// sdram_logger
module sdram_logger (
    input         clk,           
    input         rst_n,         
    input  [23:0] timestamp,     
    input  [79:0] geig_data,     
    input  [79:0] mag_data,      
    input         next_byte,     
    input  [15:0] sdram_dq_in,   
    output [15:0] sdram_dq_out,  
    output        sdram_dq_oe,   
    output [12:0] sdram_a,
    output [1:0]  sdram_ba,
    output        sdram_clk_en,
    output        sdram_cke,
    output        sdram_cs,
    output        sdram_ras,
    output        sdram_cas,
    output        sdram_we,
    output        sdram_dqml,
    output        sdram_dqmu,
    output [7:0]  byte_out       
);
wire        sdram_status;
wire [15:0] data_read;
wire        next_read, next_write, read_cmd;
wire [15:0] mc_data_out;
wire [1:0]  mc_ba_out, mc_cmd_out;
wire [8:0]  mc_col_out;
wire [12:0] mc_row_out;
wire [1:0]  ba_read, ba_write;
wire [8:0]  col_read, col_write;
wire [12:0] row_read, row_write;
memory_controller memory_controller_0(
    .CLK_48MHZ    ( clk ),
    .RESET        ( rst_n ),
    .SDRAM_STATUS ( sdram_status ),
    .READ_CMD     ( read_cmd ),
    .GEIG_DATA    ( geig_data ),
    .MAG_DATA     ( mag_data ),
    .BA_READ      ( ba_read ),
    .COL_READ     ( col_read ),
    .ROW_READ     ( row_read ),
    .BA_WRITE     ( ba_write ),
    .COL_WRITE    ( col_write ),
    .ROW_WRITE    ( row_write ),
    .NEXT_READ    ( next_read ),
    .NEXT_WRITE   ( next_write ),
    .DATA_OUT     ( mc_data_out ),
    .BA_OUT       ( mc_ba_out ),
    .COL_OUT      ( mc_col_out ),
    .ROW_OUT      ( mc_row_out ),
    .CMD_OUT      ( mc_cmd_out )
);
read_address_traversal read_address_traversal_0(
    .CLK          ( clk ),
    .NEXT         ( next_read ),
    .RESET        ( rst_n ),
    .BA_READ_OUT  ( ba_read ),
    .ROW_READ_OUT ( row_read ),
    .COL_READ_OUT ( col_read )
);
write_address_traversal write_address_traversal_0(
    .CLK           ( clk ),
    .RESET         ( rst_n ),
    .NEXT          ( next_write ),
    .BA_WRITE_OUT  ( ba_write ),
    .ROW_WRITE_OUT ( row_write ),
    .COL_WRITE_OUT ( col_write )
);
read_buffer read_buffer_0(
    .CLK_48MHZ ( clk ),
    .RESET     ( rst_n ),
    .NEXT_BYTE ( next_byte ),
  ...
For scale: ~250 I/O pins, about 0.033 sq mm of cells after synthesis.
==> flow/config.mk <==
export PLATFORM = sky130hd
export DESIGN_NAME = sdram_logger
export DESIGN_NICKNAME = sdram_logger
export VERILOG_FILES = /design/flow/design.v
export SDC_FILE = /design/flow/constraint.sdc
export NUM_CORES = 4
export LEC_CHECK = 0
export ABC_AREA = 0
export CAP_MARGIN = 5
export CORE_ASPECT_RATIO = 0.96
export CORE_MARGIN = 2
export CORE_UTILIZATION = 40
export CTS_CLUSTER_DIAMETER = 202
export CTS_CLUSTER_SIZE = 13
export MAX_ROUTING_LAYER = met4
export SLEW_MARGIN = 20
export TNS_END_PERCENT = 40
==> flow/constraint.sdc <==
create_clock -name core_clock -period 14.0 [get_ports {clk}]
set_input_delay 2.8000 -clock core_clock [delete_from_list [all_inputs] [get_ports {clk}]]
set_output_delay 2.8000 -clock core_clock [all_outputs]
set_load 0.01 [all_outputs]
run.sh (not shown) runs the stock make flow with config.mk's settings and CLKGATE_MAP_FILE=.
Next try:
- ABC_AREA: 0 -> not set
- CAP_MARGIN: 5 -> 20
- CELL_PAD_IN_SITES_DETAIL_PLACEMENT: not set -> 2
- CORE_ASPECT_RATIO: 0.96 -> not set
- CTS_CLUSTER_DIAMETER: 202 -> not set
- CTS_CLUSTER_SIZE: 13 -> not set
- GPL_ROUTABILITY_DRIVEN: not set -> 0
- MAX_ROUTING_LAYER: met4 -> not set
- TNS_END_PERCENT: 40 -> not set
=> The changed run finished with timing, DRC and antenna clean; total power came out higher by about 18%; final cell count hardly moves; sequential share of layout area shrinks by 1.1 points; non-clock buffer count decreases by 5; routed wire length grows by 57%; die size barely changes.

========
## run 1
Starting RTL as in the previous note.
Settings: LEC_CHECK=0, CAP_MARGIN=15, CORE_MARGIN=2, CORE_UTILIZATION=70, CTS_CLUSTER_DIAMETER=29, CTS_CLUSTER_SIZE=33, SETUP_SLACK_MARGIN=2.16, SLEW_MARGIN=20; clock period 7.25 ns.
Run 1 never completed, since it errored out during global routing (5_1_grt).
--- input diff run 1..run 2 ---
- CTS_CLUSTER_SIZE removed (was 33)
- CORE_UTILIZATION changed from 70 to 40
- CAP_MARGIN changed from 15 to 20
- CTS_CLUSTER_DIAMETER removed (was 29)
- SETUP_SLACK_MARGIN removed (was 2.16)
- the clock period (ns, I/O delays scaled along) changed from 7.25 to 11.7
Findings:
- Run 2 finished all stages; the layout is clean.
- Relative to run 1, initial cell density of the core decreased by 30 points in run 2.
- Run 2 vs run 1: setup slack at placement up
- Placement-stage cell area: run 2 vs run 1 down about 2%
- In run 2 the number of cells in the design after placement turned out 426 higher than in run 1.
- Summary of the comparison: total number of H-tree levels is lower in run 2, relative to run 1.
The following lists how run 3 was set up differently from run 2:
- CORE_UTILIZATION: 40 -> 66
- PLACE_DENSITY: unset -> 0.35
- CTS_CLUSTER_DIAMETER: unset -> 388
- the clock period (ns, I/O delays scaled along): 11.7 -> 7.29
### Flow results
- The flow completed for run 3, but it is not clean: the layout still shows setup timing.
- Run 2: all stages complete, timing, DRC and antenna checks passed
- The run showing the greater starting density of the core is run 3.
- Floorplan die height (higher): run 2
- Note that the via count recorded for run 3 amounts to 1.08 times the value seen in run 2.
- Comparing count of cells resized by post-cts repair for run 3 and run 2, the bigger number came from run 3.
- Run 3: detail-routed via count per cell is about 17% higher than what run 2 reported.
- Compared with run 2, run 3 shows a lower worst setup slack.
- The met1 usage in global routing reported for run 3 is greater than that of run 2 by 19 points.
- Of run 3 and run 2, the lower global-route usage belongs to run 2.
diff inputs: run 3 => run 4
- an added SETUP_SLACK_MARGIN of 0.38
- a change of CORE_UTILIZATION from 66 to 72
- a deleted PLACE_DENSITY that had been 0.35
- a change of CTS_CLUSTER_DIAMETER from 388 to 27
- a change of CAP_MARGIN from 20 to 15
- an added CTS_CLUSTER_SIZE of 35
### Flow results
- Run 4 finished all stages; layout check result: FAIL, due to setup timing.
- Post-place setup slack: run 4 vs run 3 down 0.054 ns
- Run 3 → run 4: cell area after layout went up by 3200 sq um, met2 usage grew by 23 points, die area moved down, power share of the clock group now sits higher, share of the core filled by cells before placement increased by 5.5 points relative to the old numbers.
- In the metrics for run 3 and run 4, the one carrying the lower number of detailed-route iterations in the first pass is run 3.
- In run 4 relative to run 3, combinational power had gone up by more than 10%.
Changes in run 5 relative to run 4:
- changing CTS_CLUSTER_SIZE from 35 to 33
- changing CTS_CLUSTER_DIAMETER from 27 to 26
- changing SETUP_SLACK_MARGIN from 0.38 to 1.73
- changing the clock period (ns, I/O delays scaled along) from 7.29 to 7.25
Results
The area of the die on run 4 is in line with that on run 5.
Any difference in yosys synthesis chip area between run 4 and run 5 is small enough to ignore.
Looking at placed standard-cell area, run 5 sits above run 4.
In terms of final weighted congestion in routability-driven placement, run 5 and run 4 differ only marginally.
The flow ended early for run 5: it failed with a tool error in global routing (5_1_grt).
As far as pre-placement core utilization goes, run 5 and run 4 are indistinguishable; the numbers are identical.
Number of placed instances with taps included delta for run 5 relative to run 4: 14 lower

========
build 7:
sdram_logger again, from the RTL that the note above started with.
Settings: LEC_CHECK=0, CAP_MARGIN=0, CORE_MARGIN=2, CORE_UTILIZATION=71, CTS_CLUSTER_DIAMETER=29, CTS_CLUSTER_SIZE=34, SETUP_SLACK_MARGIN=2.11, SLEW_MARGIN=20, TNS_END_PERCENT=5; clock period 7.25 ns.
Seen in the log of build 7: ODB-0269 during 5_1_grt, after which the run never completed.
### build 7 -> build 71
# build 7
export LEC_CHECK = 0
export CAP_MARGIN = 0
export CORE_MARGIN = 2
export CORE_UTILIZATION = 71
export CTS_CLUSTER_DIAMETER = 29
export CTS_CLUSTER_SIZE = 34
export SETUP_SLACK_MARGIN = 2.11
export SLEW_MARGIN = 20
export TNS_END_PERCENT = 5
create_clock -name core_clock -period 7.25 [get_ports {clk}]
# build 71
export LEC_CHECK = 0
export ABC_AREA = 0
export CAP_MARGIN = 15
export CELL_PAD_IN_SITES_DETAIL_PLACEMENT = 0
export CELL_PAD_IN_SITES_GLOBAL_PLACEMENT = 0
export CORE_ASPECT_RATIO = 0.92
export CORE_MARGIN = 2
export CORE_UTILIZATION = 72
export CTS_CLUSTER_SIZE = 14
export GPL_ROUTABILITY_DRIVEN = 1
export HOLD_SLACK_MARGIN = -0.09
export MAX_ROUTING_LAYER = met5
export PLACE_DENSITY = 0.95
export SETUP_SLACK_MARGIN = -0.01
export SLEW_MARGIN = 20
create_clock -name core_clock -period 7.25 [get_ports {clk}]
==> results <==
The higher placement-stage cell area of build 7 and build 71 is in build 71. When build 71 is set beside build 7, its worst slack at placement turns out to be 0.020 ns smaller. Build 71 finished every stage; the final checks, however, were not passed, the failures being setup timing. Number of buffers inserted during clock tree synthesis (build 71 over build 7): decrease, 70.
The inputs of build 18 differ from those of build 71 as listed below.
# build 71
export LEC_CHECK = 0
export ABC_AREA = 0
export CAP_MARGIN = 15
export CELL_PAD_IN_SITES_DETAIL_PLACEMENT = 0
export CELL_PAD_IN_SITES_GLOBAL_PLACEMENT = 0
export CORE_ASPECT_RATIO = 0.92
export CORE_MARGIN = 2
export CORE_UTILIZATION = 72
export CTS_CLUSTER_SIZE = 14
export GPL_ROUTABILITY_DRIVEN = 1
export HOLD_SLACK_MARGIN = -0.09
export MAX_ROUTING_LAYER = met5
export PLACE_DENSITY = 0.95
export SETUP_SLACK_MARGIN = -0.01
export SLEW_MARGIN = 20
create_clock -name core_clock -period 7.25 [get_ports {clk}]
# build 18
export LEC_CHECK = 0
export CAP_MARGIN = 15
export CORE_MARGIN = 2
export CORE_UTILIZATION = 70
export CTS_CLUSTER_DIAMETER = 29
export CTS_CLUSTER_SIZE = 33
export SETUP_SLACK_MARGIN = 1.92
export SLEW_MARGIN = 20
create_clock -name core_clock -period 7.25 [get_ports {clk}]
==> comparison <==
- Compared with build 71, build 18 shows a higher number of H-tree branching levels.
- NOTE number of placed instances with taps included build 71->build 18 decreased slightly
- Build 18 vs build 71: post-cts sizing count up by more than 100%
- Relative to build 71, effective utilization at floorplan decreased by 2.5 points in build 18.
- Against build 71, build 18 comes in 0.68% higher on area after detailed placement.
- Each of build 71 and build 18 falls short of a clean finish.
- Run status, build 18: aborted in 5_1_grt, error GRT-0232
- The flow for build 71 finished, though final verification flagged setup timing.
- Reported for build 71 and build 18, synthesized chip area reported by yosys turned out identical to the last digit.
--- input diff build 18..build 65 ---
# build 18
export LEC_CHECK = 0
export CAP_MARGIN = 15
export CORE_MARGIN = 2
export CORE_UTILIZATION = 70
export CTS_CLUSTER_DIAMETER = 29
export CTS_CLUSTER_SIZE = 33
export SETUP_SLACK_MARGIN = 1.92
export SLEW_MARGIN = 20
create_clock -name core_clock -period 7.25 [get_ports {clk}]
# build 65
export LEC_CHECK = 0
export CAP_MARGIN = 15
export CORE_MARGIN = 2
export CORE_UTILIZATION = 71
export CTS_CLUSTER_DIAMETER = 29
export CTS_CLUSTER_SIZE = 33
export HOLD_SLACK_MARGIN = -0.08
export SETUP_SLACK_MARGIN = 0.95
export SLEW_MARGIN = 20
create_clock -name core_clock -period 7.25 [get_ports {clk}]
==> comparison <==
The flow ran to completion for all of build 18 and build 65 but build 18, which stopped partway. Build 65 finished every stage; the final checks, however, were not passed, the failures being setup timing. Build 18 -> build 65: synthesized cell count flat. Looking at number of placement rows, build 65 sits below build 18. Number of cells upsized or downsized after cts (build 65 vs. build 18) decreases by more than 10%. Row number of buffers inserted during clock tree synthesis: build 65 higher / build 18 lower. Die footprint went down slightly going from build 18 to build 65. Looking only at global placer's final weighted congestion, and setting everything else aside, the lower value of build 65 and build 18 goes to build 65. Number of cells in the design after placement essentially unchanged between build 18 and build 65. Placeable core region (lower): build 65. Build 18 -> build 65: post-synthesis adder-cell area fraction delta 0, exact match. Going from build 18 to build 65, the height of the die was found to have gone down by about 0.7%.

========
## job 101
sdram_logger again, from the RTL that the note above started with.
export LEC_CHECK = 0
export ABC_AREA = 1
export CAP_MARGIN = 5
export CELL_PAD_IN_SITES_DETAIL_PLACEMENT = 1
export CELL_PAD_IN_SITES_GLOBAL_PLACEMENT = 0
export CORE_ASPECT_RATIO = 1.21
export CORE_MARGIN = 5
export CORE_UTILIZATION = 40
export CTS_CLUSTER_SIZE = 87
export GPL_ROUTABILITY_DRIVEN = 0
export MAX_ROUTING_LAYER = met4
export MIN_ROUTING_LAYER = met1
export PLACE_DENSITY = 0.47
export SETUP_SLACK_MARGIN = 1.56
export SLEW_MARGIN = 10
export TNS_END_PERCENT = 5
create_clock -name core_clock -period 7.76 [get_ports {clk}]
Job 101: full flow OK, the timing, design-rule and antenna checks passed
#### Input delta (job 102 over job 101)
- CAP_MARGIN: 5 -> 15
- SLEW_MARGIN: 10 -> 20
- SETUP_SLACK_MARGIN: 1.56 -> -0.01
- CORE_UTILIZATION: 40 -> 72
- MAX_ROUTING_LAYER: met4 -> met5
- CTS_CLUSTER_SIZE: 87 -> 37
- PLACE_DENSITY: 0.47 -> 0.66
- CORE_MARGIN: 5 -> 2
- MIN_ROUTING_LAYER: met1 -> unset
- CORE_ASPECT_RATIO: 1.21 -> 0.92
- CELL_PAD_IN_SITES_DETAIL_PLACEMENT: 1 -> 0
- TNS_END_PERCENT: 5 -> unset
- ABC_AREA: 1 -> 0
Findings:
- Job 102 finished every stage; the final checks, however, were not passed, the failures being setup timing.
- Compared with job 101, in job 102 yosys synthesis chip area rose by 1.0%; via count of the first global-routing pass fell by 3892; number of cells traversed by the worst register-to-register path rose by 18; synthesized area rose by about 1%.
- Between job 102 and job 101, it is job 102 whose post-synthesis xor/xnor area fraction is higher, by 2.6 points.
- Max count of clock-buffer cells in the layout across job 102 and job 101: job 101
- Changes observed in job 102 relative to job 101: final setup TNS went down by 110 ps; part of the power in combinational logic went down by 1.5 points.
- When job 102 is measured against job 101, its count of filler cells inserted in the layout turns out 75% lower.
- Compared to job 101, job 102 has worst setup slack 430 ps lower.
Setup changes, job 102 to job 103
- putting HOLD_SLACK_MARGIN at 0.28 where nothing was set
- swapping 15 for 10 in CAP_MARGIN
- swapping 72 for 69 in CORE_UTILIZATION
- clearing PLACE_DENSITY, which used to be 0.66
- clearing SETUP_SLACK_MARGIN, which used to be -0.01
- swapping 7.76 for 6.42 in the clock period (ns, I/O delays scaled along)
[summary]
- Job 103 had finished all stages when the layout checks came back failing, citing setup timing.
- The count of clock-buffer cells in the layout reported for job 103 is smaller than that of job 102 by 8.
- The cell area number comes out higher for job 103 vs job 102.
- Diff job 103 and job 102: met1 usage in global routing higher in job 102
- Job 103 against job 102: stage delay of the slowest cell on the critical path picked up an extra 90 ps, net count entering floorplan neither gained nor lost much, vertical die dimension picked up an extra 2.1%, sum of met3 wire segment lengths after detailed routing lost 480 microns.
- When job 103 is set beside job 102, its sequential power turns out to be about 20% larger.
### job 103 -> job 104
- CELL_PAD_IN_SITES_DETAIL_PLACEMENT: 0 -> unset
- CTS_CLUSTER_SIZE: 37 -> unset
- CAP_MARGIN: 10 -> 20
- CELL_PAD_IN_SITES_GLOBAL_PLACEMENT: 0 -> unset
- GPL_ROUTABILITY_DRIVEN: 0 -> unset
- ABC_AREA: 0 -> unset
- CORE_UTILIZATION: 69 -> 40
- HOLD_SLACK_MARGIN: 0.28 -> unset
- MAX_ROUTING_LAYER: met5 -> unset
- CORE_ASPECT_RATIO: 0.92 -> unset
- the clock period (ns, I/O delays scaled along): 6.42 -> 14.3
## What came out
Job 104 completed; timing, DRC and antenna clean
Number of tapcells (job 104 over job 103): increase, 448
Total power draw for job 104: 0.0054 W down relative to job 103
Between job 104 and job 103, it is job 104 whose switching component of the power is lower, by about 50%.
[job 104 vs job 103] floorplan die area: higher in job 104
When job 104 is measured against job 103, its sequential share of layout area turns out 0.68 points higher.
Job 104 vs job 103 — leakage dissipation dropped by a few percent
Compared with job 103, in job 104 final routed wirelength across all metal layers now sits lower; non-clock buffer count now sits lower.
Input changes introduced in job 105 (baseline for comparison: job 104):
- CORE_UTILIZATION: 40 -> 58
- the clock period (ns, I/O delays scaled along): 14.3 -> 7.25
Results
For the detailed-route wire length on metal 1, job 105 came in 8.0% lower than job 104 did. In the final reports, the cell area of job 105 is larger than that of job 104. Delta(synthesis-to-finish area growth, job 105 - job 104) > 0. Job 105 completed end to end; final checks failed (setup timing). The critical-path cell with the highest stage delay comes out or4_4 in one run and or4_1 in the other, namely in job 105 and job 104 respectively.
Power is estimated from default activity; no workload was simulated.
